==> flow/design.v (excerpt) <==
module audio_core(
	input clk,          
	input rst,          
	input tick,         
	input tick_1m,      
	input [15:0] accel_z,     
	input accel_valid,        
	output wire beat,   
	output [7:0] LED,   
	input PB_PLY, 	     
	input [3:0]  VOL,	  
	output P,		     
	output [3:0] SEGA,  
	output [7:0] SEGD,  
	output [7:0] BPM,   
	input [15:0] DATA,	  
	output note_req,      
	output song_end       
	);
	parameter
		NORMAL   = 2'b00,
		STACCATO = 2'b01,
		SLURRED  = 2'b10,
		BPM_COMM = 2'b11;
	reg [15:0] accel_out;        
	wire  [1:0] MODE;    
	wire  [3:0] NOTE;	   
	wire  [5:0] TONE;	   
	wire        DONE;   
	wire 	  END_SONG;
	wire 			  EN;
	reg PLAY;
	wire [7:0] DEFAULT_BPM = 8'd80;  
	reg LATCH_PB_PLY;      
	always @(posedge clk) begin
		if (rst) begin
			PLAY <= 0;
			LATCH_PB_PLY <= 0;
		end else begin
			if (PB_PLY && ~LATCH_PB_PLY)
				PLAY <= ~PLAY;
			LATCH_PB_PLY <= PB_PLY;
		end
	end
	always @ (posedge clk) begin
		if (rst)
			accel_out <= 0;
		else if (accel_valid)
			accel_out <= accel_z; 
	end
	assign MODE 	 = (DATA[15:14] == BPM_COMM) ? NORMAL :  DATA[15:14];
	assign NOTE 	 = (DATA[15:14] == BPM_COMM) ? 4'b0	 :  DATA[3:0];
	assign TONE 	 = DATA[13:8];
	assign END_SONG = PLAY && (DATA[15:14] == BPM_COMM) && (DATA[7:0] == 0);
	assign song_end = END_SONG;
	assign note_req = DONE & PLAY;
	double_thermometer LED_display (
		.accel(accel_out), 
		.out(LED)
		);
	beatmaker bm (
		 .clk(clk), 
		 .rst(rst),
		 .accel(accel_out), 
		 .beat(beat)
		 );
	bpmcalculator bpmcalc (
		.clk(clk), 
		.rst(rst),
		.tick(tick),
		.beat(beat), 
		.default_bpm(DEFAULT_BPM),
		.bpm_out(BPM)
	);
	timing_controller timing_ctrl_blk (clk, rst, tick_1m, BPM, MODE, NOTE, PLAY, EN, DONE);
  ...
clock: 10.0 ns
lec_check: 0
abc_area: 1
cap_margin: 35
core_aspect_ratio: 0.54
core_margin: 3
core_utilization: 35
cts_cluster_diameter: 33
gpl_routability_driven: 0
gpl_timing_driven: 1
place_density_lb_addon: 0.0
setup_slack_margin: -0.11
slew_margin: 25
run.sh (not shown) runs the stock make flow with config.mk's settings and CLKGATE_MAP_FILE=.
The first run finished but failed the layout checks on setup timing.
Edit:
ABC_AREA = unset   (was 1)
CELL_PAD_IN_SITES_DETAIL_PLACEMENT = 2   (was unset)
CORE_ASPECT_RATIO = unset   (was 0.54)
CORE_MARGIN = 2   (was 3)
CORE_UTILIZATION = 40   (was 35)
CTS_CLUSTER_DIAMETER = unset   (was 33)
GPL_ROUTABILITY_DRIVEN = unset   (was 0)
GPL_TIMING_DRIVEN = unset   (was 1)
HOLD_SLACK_MARGIN = 0.3   (was unset)
PLACE_DENSITY_LB_ADDON = unset   (was 0.0)
SETUP_SLACK_MARGIN = unset   (was -0.11)
SLEW_MARGIN = 20   (was 25)
clock period = 4.9 ns   (was 10.0 ns; I/O delays follow)
What happened: This time the run died in 3_5_place_dp, error DPL-0033. Synthesized cell count fell by 10%. Area after synthesis rose by 4.9%. Die size fell by 9.6%.
Edit:
TNS_END_PERCENT = 55   (was unset)
clock period = 9.03 ns   (was 4.9 ns; I/O delays follow)
Effect:
- Now the flow finished but fails on setup timing
- die area stays the same
- area after synthesis does not change
- synthesized cell count stays the same
Edit:
CAP_MARGIN = 20   (was 35)
CELL_PAD_IN_SITES_DETAIL_PLACEMENT = unset   (was 2)
CORE_UTILIZATION = 35   (was 40)
HOLD_SLACK_MARGIN = unset   (was 0.3)
PLACE_DENSITY = 0.55   (was unset)
TNS_END_PERCENT = unset   (was 55)
clock period = 10.1 ns   (was 9.03 ns; I/O delays follow)
Result: This time the run produced a clean layout. Final cell count is higher by 0.80%. Clock-buffer cell count goes down by 5. Critical path depth fell by 3. Area after synthesis stays the same. Clock skew rises by 0.021 ns. Via count went down by 17%. Sequential cell count does not change. Global-route usage decreases by 23 points. Utilization is lower by 6.1 points.
Edit:
CORE_UTILIZATION = 56   (was 35)
PLACE_DENSITY = unset   (was 0.55)
SETUP_SLACK_MARGIN = 1.32   (was unset)
clock period = 4.8 ns   (was 10.1 ns; I/O delays follow)
Effect:
- This time the run failed in 5_1_grt (GRT-0232)
- synthesized cell count does not change
- synthesized area stays the same
- die area went down by 37%

* * *

Starting RTL as in the previous note.
clock: 3.48 ns
lec_check: 0
cap_margin: 20
core_margin: 2
core_utilization: 64
hold_slack_margin: 0.3
setup_slack_margin: -0.26
slew_margin: 20
The first run ended with an error in 5_1_grt on GRT-0116.
Next try:
- CORE_UTILIZATION: 64 -> 58
- HOLD_SLACK_MARGIN: 0.3 -> default
- PLACE_DENSITY: default -> 0.55
- SETUP_SLACK_MARGIN: -0.26 -> -0.56
- clock period: 3.48 -> 6.95 ns (I/O delays scaled with it)
Effect: With this change the flow finished with setup timing left. Synthesized cell count stays the same. Synthesized area stays the same. Die size went up by 10%.
Next try:
- CORE_UTILIZATION: 58 -> 64
- PLACE_DENSITY: 0.55 -> default
- SETUP_SLACK_MARGIN: -0.56 -> 2.0
- clock period: 6.95 -> 6.78 ns (I/O delays scaled with it)
=> Now the flow stopped in 5_1_grt, error GRT-0232; synthesized area is unchanged; die area goes down by 9.2%; synthesized cell count does not change.
Next try:
- CORE_UTILIZATION: 64 -> 53
- SETUP_SLACK_MARGIN: 2.0 -> -0.4
- clock period: 6.78 -> 4.8 ns (I/O delays scaled with it)
Effect:
- This time the run completed, yet does not pass: setup timing
- die size grows by 20%
- area after synthesis stays the same
- synthesized cell count does not change
Next try:
- CORE_UTILIZATION: 53 -> 61
- SETUP_SLACK_MARGIN: -0.4 -> default
- clock period: 4.8 -> 5.03 ns (I/O delays scaled with it)
Now the flow ended with an error in 5_1_grt with GRT-0232.
Synthesized area is unchanged.
Die area went down by about 13%.
Synthesized cell count does not change.

* * *

Starting RTL as in the previous note.
clock: 11.8 ns
lec_check: 0
cap_margin: 30
cell_pad_in_sites_global_placement: 0
core_aspect_ratio: 0.84
core_margin: 2
core_utilization: 27
cts_cluster_diameter: 361
cts_cluster_size: 72
gpl_routability_driven: 0
gpl_timing_driven: 0
max_routing_layer: met5
min_routing_layer: met2
place_density_lb_addon: 0.17
setup_slack_margin: 1.63
slew_margin: 40
tns_end_percent: 90
The first run stopped in global routing (5_1_grt) (GRT-0116).
Rerun with:
CAP_MARGIN = 20   (was 30)
CELL_PAD_IN_SITES_GLOBAL_PLACEMENT = default   (was 0)
CORE_ASPECT_RATIO = default   (was 0.84)
CORE_UTILIZATION = 64   (was 27)
CTS_CLUSTER_DIAMETER = default   (was 361)
CTS_CLUSTER_SIZE = default   (was 72)
GPL_ROUTABILITY_DRIVEN = default   (was 0)
GPL_TIMING_DRIVEN = default   (was 0)
HOLD_SLACK_MARGIN = 0.3   (was default)
MAX_ROUTING_LAYER = default   (was met5)
MIN_ROUTING_LAYER = default   (was met2)
PLACE_DENSITY_LB_ADDON = default   (was 0.17)
SETUP_SLACK_MARGIN = -0.3   (was 1.63)
SLEW_MARGIN = 20   (was 40)
TNS_END_PERCENT = default   (was 90)
clock period = 4.14 ns   (was 11.8 ns; I/O delays follow)
=> The new run never finished: it broke off in global routing (5_1_grt); synthesized area does not change; die area is lower by well over a third; synthesized cell count does not change.
Rerun with:
ABC_AREA = 1   (was default)
CORE_UTILIZATION = 52   (was 64)
HOLD_SLACK_MARGIN = default   (was 0.3)
PLACE_DENSITY = 0.55   (was default)
SETUP_SLACK_MARGIN = default   (was -0.3)
clock period = 6.53 ns   (was 4.14 ns; I/O delays follow)
=> The changed run finished with negative setup slack left; area after synthesis drops by 4.7%; die area increases by 17%; synthesized cell count came out higher by 11%.
Rerun with:
ABC_AREA = default   (was 1)
CAP_MARGIN = 35   (was 20)
CELL_PAD_IN_SITES_DETAIL_PLACEMENT = 2   (was default)
CORE_UTILIZATION = 40   (was 52)
PLACE_DENSITY = default   (was 0.55)
clock period = 10.0 ns   (was 6.53 ns; I/O delays follow)
=>
- The new run went through all stages and came out clean
- critical path depth went down by 211
- die size goes up by 36%
- worst hold slack improves by 41 ps

* * *

Starting RTL as in the previous note.
Settings: LEC_CHECK=0, ABC_AREA=1, CAP_MARGIN=15, CELL_PAD_IN_SITES_DETAIL_PLACEMENT=2, CELL_PAD_IN_SITES_GLOBAL_PLACEMENT=3, CORE_MARGIN=2, CORE_UTILIZATION=40, CTS_CLUSTER_DIAMETER=77, GPL_ROUTABILITY_DRIVEN=1, MAX_ROUTING_LAYER=met4, SETUP_SLACK_MARGIN=-0.5, SLEW_MARGIN=20, TNS_END_PERCENT=55; clock period 5.7 ns.
The starting point failed in global placement without I/O (3_1_place_gp_skip_io).
Next try:
Settings changed: ABC_AREA 1 to not set, CAP_MARGIN 15 to 20, CELL_PAD_IN_SITES_DETAIL_PLACEMENT 2 to not set, CELL_PAD_IN_SITES_GLOBAL_PLACEMENT 3 to not set, CORE_UTILIZATION 40 to 64, CTS_CLUSTER_DIAMETER 77 to not set, CTS_CLUSTER_SIZE set to 33, GPL_ROUTABILITY_DRIVEN 1 to not set, HOLD_SLACK_MARGIN set to 0.3, MAX_ROUTING_LAYER met4 to not set, SETUP_SLACK_MARGIN -0.5 to not set, TNS_END_PERCENT 55 to not set.
Clock period 5.7 ns to 3.94 ns, I/O delays scaled along.
The changed run ended with an error in global routing (5_1_grt) on GRT-0116.
Area after synthesis goes up by 4.9%.
Die area decreases by 34%.
Synthesized cell count fell by 10%.
Next try:
Settings changed: CORE_UTILIZATION 64 to 60, CTS_CLUSTER_SIZE 33 to not set, SETUP_SLACK_MARGIN set to -0.3, SLEW_MARGIN 20 to 40.
Clock period 3.94 ns to 3.56 ns, I/O delays scaled along.
The new run did not get past global routing (5_1_grt) on GRT-0116.
Die area went up by 6.5%.
Synthesized area is unchanged.
Synthesized cell count does not change.
Next try:
Settings changed: CORE_UTILIZATION 60 to 68, CTS_CLUSTER_DIAMETER set to 315, CTS_CLUSTER_SIZE set to 33, SETUP_SLACK_MARGIN -0.3 to not set, SLEW_MARGIN 40 to 20.
Clock period 3.56 ns to 3.86 ns, I/O delays scaled along.
This time the run failed in clock tree synthesis (4_1_cts).
Area after synthesis stays the same.
Synthesized cell count does not change.
Die area is lower by roughly a tenth.

* * *

## oak
audio_core again, from the RTL that the note above started with.
Settings: LEC_CHECK=0, ABC_AREA=0, CAP_MARGIN=20, CORE_MARGIN=2, CORE_UTILIZATION=27, CTS_CLUSTER_SIZE=55, GPL_TIMING_DRIVEN=1, MIN_ROUTING_LAYER=met2, PLACE_DENSITY_LB_ADDON=0.05, SLEW_MARGIN=20, TNS_END_PERCENT=70; clock period 4.79 ns.
In oak the implementation ran to completion but is not tape-out ready, as the final checks report negative setup slack.
> inputs changed (oak -> pine)
- TNS_END_PERCENT: 70 -> unset
- CTS_CLUSTER_SIZE: 55 -> 99
- ABC_AREA: 0 -> unset
- PLACE_DENSITY_LB_ADDON: 0.05 -> unset
- MIN_ROUTING_LAYER: met2 -> unset
- GPL_TIMING_DRIVEN: 1 -> unset
- PLACE_DENSITY: unset -> 0.37
- CORE_UTILIZATION: 27 -> 69
- CTS_CLUSTER_DIAMETER: unset -> 390
- the clock period (ns, I/O delays scaled along): 4.79 -> 5.84
### Flow results
From pine to oak, number of ports placed on the die boundary did not move at all.
[compare] base=oak new=pine: starting density of the core moved up, count of standard-cell rows saw a decrease.
pine vs oak — number of cells in the design after placement dropped by more than 10%
Summary — HPWL reported at the end of detailed placement, pine relative to oak: lower, by 37%.
Between oak and pine, count of cells resized by post-cts repair is lower for pine, oak comes in above that.
pine did not finish; a tool error ended it in global routing (5_1_grt).
The inputs of birch differ from those of pine as listed below.
- SETUP_SLACK_MARGIN newly set to 2.92
- CORE_UTILIZATION changed from 69 to 43
- CTS_CLUSTER_DIAMETER removed (was 390)
- PLACE_DENSITY removed (was 0.37)
- CTS_CLUSTER_SIZE removed (was 99)
- PLACE_DENSITY_LB_ADDON newly set to 0.01
- the clock period (ns, I/O delays scaled along) changed from 5.84 to 10.0
[summary]
- birch: no failed stages, no open violations at the end
- Taking pine as the reference, in birch row count now larger, number of cell instances after yosys synthesis roughly the same, total setup buffers inserted after CTS now sits lower, die height increased by about 26% relative to the old numbers, fraction of synthesis flops using an asynchronous set or reset pin stayed essentially flat.
- Compared to pine, birch was floorplanned on a bigger die.
Input-level comparison between maple and birch:
- PLACE_DENSITY_LB_ADDON changed from 0.01 to 0.07
- CORE_MARGIN changed from 2 to 3
- CORE_UTILIZATION changed from 43 to 35
- ABC_AREA newly set to 1
- GPL_TIMING_DRIVEN newly set to 1
- SLEW_MARGIN changed from 20 to 25
- CAP_MARGIN changed from 20 to 40
- CTS_CLUSTER_DIAMETER newly set to 242
- GPL_ROUTABILITY_DRIVEN newly set to 1
- SETUP_SLACK_MARGIN changed from 2.92 to -0.11
- CORE_ASPECT_RATIO newly set to 1.12
Results
No crash in maple: every stage finished, but the layout fails its final checks due to negative setup slack.
birch has lower tally of non-filler cells in the final layout than maple.
Number of cells traversed by the worst register-to-register path (birch / maple): 0.10
Die outline width (maple vs. birch) increases by a few percent
In the flow results for maple and birch, the met2 capacity usage during global routing is smaller on maple.
Critical path depth in cells ends up lower on birch.

* * *

Setup of run 1:
Starting RTL as in the previous note.
Design audio_core, start of the top module:
module audio_core(
	input clk,          
	input rst,          
	input tick,         
	input tick_1m,      
	input [15:0] accel_z,     
	input accel_valid,        
	output wire beat,   
	output [7:0] LED,   
	input PB_PLY, 	     
	input [3:0]  VOL,	  
	output P,		     
	output [3:0] SEGA,  
	output [7:0] SEGD,  
	output [7:0] BPM,   
	input [15:0] DATA,	  
	output note_req,      
	output song_end       
	);
clock: 4.81 ns
lec_check: 0
abc_area: 1
cap_margin: 20
core_margin: 2
core_utilization: 69
cts_cluster_diameter: 390
cts_cluster_size: 99
place_density: 0.37
slew_margin: 20
tns_end_percent: 5
global routing: run 1 exited with error
Relative to run 1, the following input files were edited for run 2:
Settings: swapping 0.37 for 0.86 in PLACE_DENSITY; clearing TNS_END_PERCENT, which used to be 5.
Notes after the runs:
Run 2 did not finish; the tool stopped in clock tree synthesis with error DPL-0038. Run 1 -> run 2: flop and latch count out of synthesis delta 0, exact match. Portion of the post-synthesis area used by sequential elements: run 1 vs run 2, no meaningful difference. Die area delta (run 1 -> run 2): insignificant. Synthesized-area fraction occupied by xor and xnor cells delta (run 2 -> run 1): insignificant. Run 1 → run 2: number of cells in the design after placement shrank by 0.32%, minimum setup slack after placement shrank by 0.36 ns.
For run 3, these inputs were changed with respect to run 2:
Settings: PLACE_DENSITY now 0.37, was 0.86; SETUP_SLACK_MARGIN now -0.34, previously not set; the clock period (ns, I/O delays scaled along) now 4.79, was 4.81.
[summary]
No final results exist for run 2, since it was stopped by error DPL-0038 during clock tree synthesis. As the logs show, run 3 stopped at clock tree synthesis after a tool error, so it never reached the end of the flow. Any difference in post-detailed-placement cell area between run 3 and run 2 is small enough to ignore. Changes observed in run 3 relative to run 2: horizontal extent of the die barely changed; core box area barely changed; synthesized cell count barely changed; synthesized flop and latch total barely changed. From run 2 to run 3 the numbers moved as follows: total half-perimeter wirelength after legalization and detailed placement grew by 1.3%; die size held steady; pre-CTS setup slack shrank by 0.078 ns; final weighted congestion in routability-driven placement held steady.

* * *

audio_core again, from the RTL that the note above started with.
clock: 10.0 ns
lec_check: 0
cap_margin: 20
core_margin: 3
core_utilization: 35
cts_cluster_diameter: 33
place_density_lb_addon: 0.17
slew_margin: 20
The first run ran to the end with no violations.
==> next run, changes <==
Settings changed: ABC_AREA set to 1, CORE_MARGIN 3 to 2, CORE_UTILIZATION 35 to 72, CTS_CLUSTER_DIAMETER 33 to 380, CTS_CLUSTER_SIZE set to 100, PLACE_DENSITY_LB_ADDON 0.17 to 0.04, SETUP_SLACK_MARGIN set to 2.49.
=> The changed run stopped in global routing (5_1_grt) with GRT-0116; synthesized cell count climbs by roughly a tenth; synthesized area falls by a few percent; die size came out lower by well over a third.
==> next run, changes <==
Settings changed: ABC_AREA 1 to unset, CTS_CLUSTER_DIAMETER 380 to unset, CTS_CLUSTER_SIZE 100 to unset, PLACE_DENSITY set to 0.55, PLACE_DENSITY_LB_ADDON 0.04 to unset, SETUP_SLACK_MARGIN 2.49 to 1.54, TNS_END_PERCENT set to 5.
Clock period 10.0 ns to 5.15 ns, I/O delays scaled along.
After rerunning: The new run never finished: it broke off in clock tree synthesis (4_1_cts) on DPL-0033. Die area came out higher by 4.8%. Synthesized cell count shrinks by 10%. Synthesized area rises by 4.9%.
